==> build 72: inputs <==
## ALU_TOP
module ALU_TOP #(parameter wid =16,parameter MB=32)   
  (
   input  wire [wid-1:0] A,
   input  wire [wid-1:0] B,
   input  wire [3:0]     alu_fun,
   input  wire           clk,
   input  wire           rest,
   output wire  [wid-1:0]  ari_out,   
   output wire            carry_out,
   output wire            ari_flag,
   output wire  [wid-1:0] log_out,
   output wire            log_flag,
   output wire  [wid-1:0] cmp_out,
   output wire            cmp_flag,
   output wire  [wid-1:0] shift_out,
   output wire            shift_flag
   ); 
  wire  AR_EN,LO_EN,CM_EN,SH_EN; 
  wire [1:0]  ms,ls;
  assign ms=alu_fun[1:0];
  assign ls=alu_fun[3:2];
  ari_unit U_arithmatic (
  .A(A),
  .B(B),
  .clk(clk),
  .rest(rest),
  .alu_fun(ms),
  .ari_EN(AR_EN),
  .ari_out(ari_out),
  .carry_out(carry_out),
  .ari_flag(ari_flag)
  );
  cmp_unit U_compare (
  .A(A),
  .B(B),
  .clk(clk),
  .rest(rest),
  .alu_fun(ms),
  .cmp_EN(CM_EN),
  .cmp_out(cmp_out),
  .cmp_flag(cmp_flag)
  );
  log_unit U_logic (
  .A(A),
  .B(B),
  .clk(clk),
  .rest(rest),
  .alu_fun(ms),
  .log_EN(LO_EN),
  .log_out(log_out),
  .log_flag(log_flag)
  );
  shift_unit U_shift (
  .A(A),
  .B(B),
  .clk(clk),
  .rest(rest),
  .alu_fun(ms),
  .shift_EN(SH_EN),
  .shift_out(shift_out),
  .shift_flag(shift_flag)
  );
  dec_unit U_decoder (
  .alu_fun(ls),
  .cmp_EN(CM_EN),
  .ari_EN(AR_EN),
  .shift_EN(SH_EN),
  .log_EN(LO_EN)
  );
endmodule 
clock: 29.5 ns
lec_check: 0
abc_area: 1
cap_margin: 20
cell_pad_in_sites_global_placement: 2
core_aspect_ratio: 1.12
core_margin: 2
core_utilization: 63
cts_cluster_diameter: 196
cts_cluster_size: 68
max_routing_layer: met4
place_density: 0.5
setup_slack_margin: -0.4
slew_margin: 20
tns_end_percent: 65
run.sh (not shown) runs the stock make flow with config.mk's settings and CLKGATE_MAP_FILE=.
==> trial 3: changes against build 72 <==
CORE_MARGIN = 6   (was 2)
CORE_UTILIZATION = 56   (was 63)
GPL_ROUTABILITY_DRIVEN = 1   (was default)
GPL_TIMING_DRIVEN = 1   (was default)
MAX_ROUTING_LAYER = met5   (was met4)
PLACE_DENSITY = 0.51   (was 0.5)
SETUP_SLACK_MARGIN = default   (was -0.4)
==> build 13: changes against build 72 <==
CELL_PAD_IN_SITES_GLOBAL_PLACEMENT = default   (was 2)
CORE_ASPECT_RATIO = default   (was 1.12)
CORE_UTILIZATION = 71   (was 63)
CTS_CLUSTER_DIAMETER = default   (was 196)
CTS_CLUSTER_SIZE = default   (was 68)
MAX_ROUTING_LAYER = default   (was met4)
PLACE_DENSITY = 0.39   (was 0.5)
SETUP_SLACK_MARGIN = default   (was -0.4)
TNS_END_PERCENT = default   (was 65)
==> flow/constraint.sdc (replaced) <==
create_clock -name core_clock -period 15.2 [get_ports {clk}]
set_input_delay 3.0400 -clock core_clock [delete_from_list [all_inputs] [get_ports {clk}]]
set_output_delay 3.0400 -clock core_clock [all_outputs]
set_load 0.01 [all_outputs]
==> results <==
Result of the run: build 72 aborted with a tool error; build 13 aborted with a tool error; trial 3 aborted with a tool error
Failing step: build 72 global placement without I/O; build 13 clock tree synthesis; trial 3 global placement without I/O
Post-Synth Adder-Cell Area: build 72 29.8%; build 13 29.8%; trial 3 29.8%
Cell type with the largest total area: build 72 sky130_fd_sc_hd__ha_1; build 13 sky130_fd_sc_hd__ha_1; trial 3 sky130_fd_sc_hd__ha_1
Placement row count: build 72 60; build 13 53; trial 3 63
Yosys cell count: build 72 2,344; build 13 2,344; trial 3 2,344
Die Height: build 72 170 um; build 13 151 um; trial 3 188 um
Synth async-reset ratio: build 72 100%; build 13 100%; trial 3 100%
Synth mux share: build 72 0%; build 13 0%; trial 3 0%
Tally of unique sky130hd cells used after synthesis: build 72 63; build 13 63; trial 3 63
Post-synthesis register bit count: build 72 50; build 13 50; trial 3 50
Xor/xnor share: build 72 4.26%; build 13 4.26%; trial 3 4.26%
Number of enable flip-flop cells: build 72 0; build 13 0; trial 3 0
Placeable Area: build 72 24,000 sq um; build 13 21,200 sq um; trial 3 26,700 sq um
Die footprint: build 72 25,700 sq um; build 13 22,900 sq um; trial 3 31,600 sq um
Area share of and-or/or-and cells after synthesis: build 72 14.5%; build 13 14.5%; trial 3 14.5%
Die Span X: build 72 152 um; build 13 151 um; trial 3 169 um
Seq/Total Area, Yosys: build 72 8.12%; build 13 8.12%; trial 3 8.12%
Most frequently used flop master after synthesis: build 72 sky130_fd_sc_hd__dfrtp_1; build 13 sky130_fd_sc_hd__dfrtp_1; trial 3 sky130_fd_sc_hd__dfrtp_1
Effective utilization at floorplan: build 72 64.1%; build 13 72.8%; trial 3 57.7%
Top-count cell post-synth: build 72 sky130_fd_sc_hd__nand2_1; build 13 sky130_fd_sc_hd__nand2_1; trial 3 sky130_fd_sc_hd__nand2_1
Simple logic cell fraction of the synthesized area: build 72 29.7%; build 13 29.7%; trial 3 29.7%
Yosys chip area: build 72 15,400 sq um; build 13 15,400 sq um; trial 3 15,400 sq um

==> violet <==
ALU_TOP again, from the RTL that the note above started with.
export LEC_CHECK = 0
export ABC_AREA = 1
export CAP_MARGIN = 20
export CELL_PAD_IN_SITES_GLOBAL_PLACEMENT = 1
export CORE_ASPECT_RATIO = 0.69
export CORE_MARGIN = 8
export CORE_UTILIZATION = 40
export CTS_CLUSTER_DIAMETER = 382
export GPL_ROUTABILITY_DRIVEN = 0
export GPL_TIMING_DRIVEN = 0
export HOLD_SLACK_MARGIN = 0.16
export MAX_ROUTING_LAYER = met4
export PLACE_DENSITY_LB_ADDON = 0.2
export SETUP_SLACK_MARGIN = -2.0
export SLEW_MARGIN = 25
export TNS_END_PERCENT = 80
create_clock -name core_clock -period 20.2 [get_ports {clk}]
==> maple (differences from violet) <==
- ABC_AREA: 1 -> default
- CELL_PAD_IN_SITES_GLOBAL_PLACEMENT: 1 -> default
- CORE_ASPECT_RATIO: 0.69 -> default
- CORE_MARGIN: 8 -> 2
- CORE_UTILIZATION: 40 -> 72
- CTS_CLUSTER_DIAMETER: 382 -> default
- GPL_ROUTABILITY_DRIVEN: 0 -> default
- GPL_TIMING_DRIVEN: 0 -> default
- HOLD_SLACK_MARGIN: 0.16 -> default
- MAX_ROUTING_LAYER: met4 -> default
- PLACE_DENSITY_LB_ADDON: 0.2 -> default
- SETUP_SLACK_MARGIN: -2.0 -> -0.67
- SLEW_MARGIN: 25 -> 20
- TNS_END_PERCENT: 80 -> default
==> flow/constraint.sdc (replaced) <==
create_clock -name core_clock -period 8.61 [get_ports {clk}]
set_input_delay 1.7220 -clock core_clock [delete_from_list [all_inputs] [get_ports {clk}]]
set_output_delay 1.7220 -clock core_clock [all_outputs]
set_load 0.01 [all_outputs]
==> sierra (differences from violet) <==
- CELL_PAD_IN_SITES_GLOBAL_PLACEMENT: 1 -> default
- CORE_ASPECT_RATIO: 0.69 -> default
- CORE_MARGIN: 8 -> 2
- CORE_UTILIZATION: 40 -> 68
- CTS_CLUSTER_DIAMETER: 382 -> 196
- CTS_CLUSTER_SIZE: default -> 98
- GPL_ROUTABILITY_DRIVEN: 0 -> default
- GPL_TIMING_DRIVEN: 0 -> default
- HOLD_SLACK_MARGIN: 0.16 -> default
- MAX_ROUTING_LAYER: met4 -> default
- PLACE_DENSITY_LB_ADDON: 0.2 -> default
- SETUP_SLACK_MARGIN: -2.0 -> default
- SLEW_MARGIN: 25 -> 20
- TNS_END_PERCENT: 80 -> 25
==> flow/constraint.sdc (replaced) <==
create_clock -name core_clock -period 30.3 [get_ports {clk}]
set_input_delay 6.0600 -clock core_clock [delete_from_list [all_inputs] [get_ports {clk}]]
set_output_delay 6.0600 -clock core_clock [all_outputs]
set_load 0.01 [all_outputs]
==> results <==
sierra completed, yet does not pass: negative setup slack. maple died in detailed placement on DPL-0033. violet finished but fails on negative setup slack. In violet the first-iteration DRC count is lower than in sierra, by 45%. In sierra the total power is lower than in violet, by 37%. In violet the clock power is larger than in sierra, by 37%. Of sierra and violet, sierra has the higher via count (gap 8.8%, measured against violet).

==> job 2992 <==
Starting RTL as in the previous note.
Settings: LEC_CHECK=0, ABC_AREA=1, CAP_MARGIN=20, CORE_ASPECT_RATIO=1.12, CORE_MARGIN=6, CORE_UTILIZATION=58, CTS_CLUSTER_DIAMETER=196, CTS_CLUSTER_SIZE=68, HOLD_SLACK_MARGIN=0.06, MAX_ROUTING_LAYER=met5, PLACE_DENSITY=0.43, SETUP_SLACK_MARGIN=-1.64, SLEW_MARGIN=0, TNS_END_PERCENT=10; clock period 29.5 ns.
==> inputs of job 7621, as changes to job 2992 <==
Settings changed: CORE_ASPECT_RATIO 1.12 to unset, CORE_MARGIN 6 to 2, CORE_UTILIZATION 58 to 69, CTS_CLUSTER_DIAMETER 196 to 231, CTS_CLUSTER_SIZE 68 to 100, HOLD_SLACK_MARGIN 0.06 to unset, MAX_ROUTING_LAYER met5 to unset, SETUP_SLACK_MARGIN -1.64 to unset, SLEW_MARGIN 0 to 20, TNS_END_PERCENT 10 to unset.
==> flow/constraint.sdc (replaced) <==
create_clock -name core_clock -period 25.7 [get_ports {clk}]
set_input_delay 5.1400 -clock core_clock [delete_from_list [all_inputs] [get_ports {clk}]]
set_output_delay 5.1400 -clock core_clock [all_outputs]
set_load 0.01 [all_outputs]
==> inputs of job 4380, as changes to job 2992 <==
Settings changed: ABC_AREA 1 to unset, CORE_ASPECT_RATIO 1.12 to unset, CORE_MARGIN 6 to 2, CORE_UTILIZATION 58 to 40, CTS_CLUSTER_DIAMETER 196 to unset, CTS_CLUSTER_SIZE 68 to unset, HOLD_SLACK_MARGIN 0.06 to unset, MAX_ROUTING_LAYER met5 to unset, PLACE_DENSITY 0.43 to unset, SETUP_SLACK_MARGIN -1.64 to unset, SLEW_MARGIN 0 to 20, TNS_END_PERCENT 10 to unset.
==> flow/constraint.sdc (replaced) <==
create_clock -name core_clock -period 34.2 [get_ports {clk}]
set_input_delay 6.8400 -clock core_clock [delete_from_list [all_inputs] [get_ports {clk}]]
set_output_delay 6.8400 -clock core_clock [all_outputs]
set_load 0.01 [all_outputs]
==> inputs of job 7891, as changes to job 2992 <==
Settings changed: ABC_AREA 1 to unset, CORE_ASPECT_RATIO 1.12 to unset, CORE_MARGIN 6 to 2, CORE_UTILIZATION 58 to 40, CTS_CLUSTER_DIAMETER 196 to 400, CTS_CLUSTER_SIZE 68 to 98, HOLD_SLACK_MARGIN 0.06 to unset, MAX_ROUTING_LAYER met5 to unset, PLACE_DENSITY 0.43 to unset, SETUP_SLACK_MARGIN -1.64 to unset, SLEW_MARGIN 0 to 20.
==> flow/constraint.sdc (replaced) <==
create_clock -name core_clock -period 35.0 [get_ports {clk}]
set_input_delay 7.0000 -clock core_clock [delete_from_list [all_inputs] [get_ports {clk}]]
set_output_delay 7.0000 -clock core_clock [all_outputs]
set_load 0.01 [all_outputs]
==> results <==
Design area, highest first: job 2992, job 4380, job 7891.
Between job 4380 and job 2992, the lower wire length is in job 2992 (gap 7.1%, measured against job 2992).
Against job 7891, the setup slack of job 2992 is lower by 1.4 ns.
Via count: job 2992 is higher than job 7891 (5.8%).
Between job 4380 and job 7621, the lower die area is in job 7621 (gap about 66%, measured against job 7621).
Job 7891 finished with timing, DRC and antenna clean. Job 7621 died in global routing (5_1_grt) on DPL-0038. Job 2992 ran to the end with violations: setup timing. Job 4380 finished with timing, DRC and antenna clean.
The highest sequential power belongs to job 2992, the lowest to job 7891.
Final cell count: job 7891 < job 4380 < job 2992.
Of job 2992 and job 7891, job 2992 has the higher synthesized area (gap about 3%, measured against job 7891).
Power is estimated from default activity; no workload was simulated.
